## pepper
==> flow/design.v (excerpt) <==
module cache (
    input   logic           i_hclk,
    input   logic           i_hnreset,
    input   logic           i_hsel_m,
    input   logic   [31:0]  i_haddr_m,
    input   logic           i_hwrite_m,
    input   logic   [ 2:0]  i_hsize_m,
    input   logic   [ 2:0]  i_hburst_m,
    input   logic   [ 3:0]  i_hprot_m,
    input   logic   [ 1:0]  i_htrans_m,
    input   logic           i_hmastlock_m,
    input   logic           i_hready_m,
    input   logic   [31:0]  i_hwdata_m,
    output  logic           o_hready_m,
    output  logic           o_hresp_m,
    output  logic   [31:0]  o_hrdata_m,
    input   logic           i_nbypass,
    input   logic   [31:0]  i_climit,
    input   logic           i_d_cache_en,
    output  logic           o_hsel_sl,
    output  logic           o_hready_i_sl,
    output  logic   [31:0]  o_haddr_sl,
    output  logic           o_hwrite_sl,
    output  logic   [2:0]   o_hsize_sl,
    output  logic   [1:0]   o_htrans_sl,
    output  logic   [31:0]  o_hwdata_sl,
    input   logic   [31:0]  i_hrdata_sl,
    input   logic           i_hready_o_sl,
    input   logic           i_hresp_sl,
    output  logic           o_mem_en,
    output  logic           o_mem_we,
    output  logic   [7:0]   o_mem_addr,
    output  logic   [31:0]  o_mem_wdata,
    input   logic   [31:0]  i_mem_rdata
    );
Size: about 360 flip-flops.
clock: 12.0 ns
lec_check: 0
cap_margin: 20
cell_pad_in_sites_detail_placement: 1
cell_pad_in_sites_global_placement: 3
core_margin: 2
core_utilization: 72
cts_cluster_diameter: 236
cts_cluster_size: 17
hold_slack_margin: 0.28
max_routing_layer: met4
min_routing_layer: met2
place_density_lb_addon: 0.25
setup_slack_margin: 0.46
slew_margin: 20
run.sh (not shown) runs the stock make flow with config.mk's settings and CLKGATE_MAP_FILE=.
For pepper, the flow was terminated by a tool error in global placement without I/O (3_1_place_gp_skip_io) and produced no final design.
### pepper -> zinc
- swapping 0.46 for 1.77 in SETUP_SLACK_MARGIN
- clearing CELL_PAD_IN_SITES_GLOBAL_PLACEMENT, which used to be 3
- swapping 72 for 59 in CORE_UTILIZATION
- clearing PLACE_DENSITY_LB_ADDON, which used to be 0.25
- swapping 236 for 25 in CTS_CLUSTER_DIAMETER
- clearing MIN_ROUTING_LAYER, which used to be met2
- clearing CELL_PAD_IN_SITES_DETAIL_PLACEMENT, which used to be 1
- clearing HOLD_SLACK_MARGIN, which used to be 0.28
- clearing CTS_CLUSTER_SIZE, which used to be 17
- swapping 12.0 for 6.81 in the clock period (ns, I/O delays scaled along)
==> comparison <==
zinc -> pepper: adder-cell share of the synthesized area delta 0, exact match. zinc and pepper ended up with roughly the same mapped cell area. zinc -> pepper: synthesized instance count delta 0, exact match. Horizontal die dimension on zinc is up relative to pepper. Comparing zinc against pepper, there is no change at all in sequential share of the synthesized area. Cmp zinc vs pepper: fraction of the core area occupied by cells at floorplan lower in zinc. zinc: it failed with a tool error in global routing (5_1_grt), so there are no final results.
Changes in maple relative to zinc:
- MAX_ROUTING_LAYER no longer set, was met4
- CTS_CLUSTER_DIAMETER no longer set, was 25
[summary]
Final checks on maple, whose flow otherwise completed, came back failing, citing negative setup slack.
In the flow results for maple and zinc, the placed instance count is larger on maple.
maple vs. zinc: number of top-level pins about even; placer's final routability congestion estimate fell about 3%; total clock buffers created by CTS fell 57%.
Diff maple and zinc: half-perimeter wire length of the detailed placement result lower in zinc
Going from zinc to maple, number of buffers inserted to repair setup after CTS shrinks by 5.
zinc -> maple: post-CTS resize count decreased by more than 10%
Floorplan row count came out exactly the same in maple and zinc.
Going from zinc to maple, proportion of synthesized chip area in sequential cells neither gained nor lost much; maximum level of the CTS H-tree lost 1.
--- input diff maple..tundra ---
- an added HOLD_SLACK_MARGIN of -0.09
- an added CTS_CLUSTER_DIAMETER of 31
[summary]
Diff maple -> tundra: average cell area after synthesis neither gained nor lost much; TritonCTS buffer count has increased; hold-fix buffer count after cts saw little to no change.
Sort maple and tundra by post-CTS setup buffer count desc -> top: tundra
Die area essentially unchanged between maple and tundra.
Seen in the log of tundra: GRT-0232 during global routing (5_1_grt), after which the run never completed.
Count of instances resized after the clock tree is built of tundra exceeds that of maple by a little under 10%.
Number of H-tree levels for tundra: 1 up relative to maple
Summary of tundra over maple: number of cell rows about even, yosys stat chip area closely matched the old numbers.


Setup of run 1:
Starting RTL as in the previous note.
## cache
module cache (
    input   logic           i_hclk,
    input   logic           i_hnreset,
    input   logic           i_hsel_m,
    input   logic   [31:0]  i_haddr_m,
    input   logic           i_hwrite_m,
    input   logic   [ 2:0]  i_hsize_m,
    input   logic   [ 2:0]  i_hburst_m,
    input   logic   [ 3:0]  i_hprot_m,
    input   logic   [ 1:0]  i_htrans_m,
    input   logic           i_hmastlock_m,
    input   logic           i_hready_m,
    input   logic   [31:0]  i_hwdata_m,
    output  logic           o_hready_m,
    output  logic           o_hresp_m,
    output  logic   [31:0]  o_hrdata_m,
    input   logic           i_nbypass,
    input   logic   [31:0]  i_climit,
    input   logic           i_d_cache_en,
    output  logic           o_hsel_sl,
    output  logic           o_hready_i_sl,
    output  logic   [31:0]  o_haddr_sl,
    output  logic           o_hwrite_sl,
    output  logic   [2:0]   o_hsize_sl,
    output  logic   [1:0]   o_htrans_sl,
    output  logic   [31:0]  o_hwdata_sl,
    input   logic   [31:0]  i_hrdata_sl,
    input   logic           i_hready_o_sl,
    input   logic           i_hresp_sl,
    output  logic           o_mem_en,
    output  logic           o_mem_we,
    output  logic   [7:0]   o_mem_addr,
    output  logic   [31:0]  o_mem_wdata,
    input   logic   [31:0]  i_mem_rdata
    );
Settings: LEC_CHECK=0, ABC_AREA=1, CAP_MARGIN=20, CORE_MARGIN=2, CORE_UTILIZATION=72, CTS_CLUSTER_SIZE=24, PLACE_DENSITY=0.37, SETUP_SLACK_MARGIN=1.05, SLEW_MARGIN=20; clock period 9.51 ns.
Status: run 1 FAILED at 4_1_cts (tool error)
The inputs of run 2 differ from those of run 1 as listed below.
--- a/flow/config.mk
+++ b/flow/config.mk
@@ -7,9 +7,6 @@
 export LEC_CHECK = 0
-export ABC_AREA = 1
 export CAP_MARGIN = 20
 export CORE_MARGIN = 2
-export CORE_UTILIZATION = 72
-export CTS_CLUSTER_SIZE = 24
-export PLACE_DENSITY = 0.37
-export SETUP_SLACK_MARGIN = 1.05
+export CORE_UTILIZATION = 40
+export PLACE_DENSITY = 0.6
 export SLEW_MARGIN = 20
==> flow/constraint.sdc <==
create_clock -name core_clock -period 8.24 [get_ports {i_hclk}]
set_input_delay 1.6480 -clock core_clock [delete_from_list [all_inputs] [get_ports {i_hclk}]]
set_output_delay 1.6480 -clock core_clock [all_outputs]
set_load 0.01 [all_outputs]
[summary]
Fraction of synthesized area in multiplexers in run 2 vs run 1: up 1.7 points
Die area, run 1 and run 2, higher one = run 2.
Estimated wirelength of the detail-placed design: run 1 and run 2 compared, higher one is run 2
The flow completed for run 2, but it is not clean: the layout still shows negative setup slack.
Run 2 vs run 1 on chip area estimate from yosys synthesis: run 2 is the higher one.
In the flow results for run 1 and run 2, the synthesized area is smaller on run 1.
Against run 1, run 2 comes in 7.9% higher on cell area after placement.
The mean cell area of the mapped netlist number comes out lower for run 1 vs run 2.
Setup changes, run 2 to run 3
--- a/flow/config.mk
+++ b/flow/config.mk
@@ -9,3 +9,3 @@
 export CORE_MARGIN = 2
-export CORE_UTILIZATION = 40
+export CORE_UTILIZATION = 20
 export PLACE_DENSITY = 0.6
==> flow/constraint.sdc <==
create_clock -name core_clock -period 15.7 [get_ports {i_hclk}]
set_input_delay 3.1400 -clock core_clock [delete_from_list [all_inputs] [get_ports {i_hclk}]]
set_output_delay 3.1400 -clock core_clock [all_outputs]
set_load 0.01 [all_outputs]
[summary]
Of run 2 and run 3, just one finished clean: run 3. Final cycle utilization of the critical path, run 3 and run 2: higher on run 2. Relative to run 2, the via count measured on run 3 has decreased by a little under 10%. A worst setup path endpoint of o_haddr_sl[5] is what run 3 shows, while o_hwdata_sl[25] belongs to run 2. Number of global-route vias before repair (run 2 / run 3): 1.13. Taking run 2 over run 3, the routed length on met3 ratio works out to 1.15.
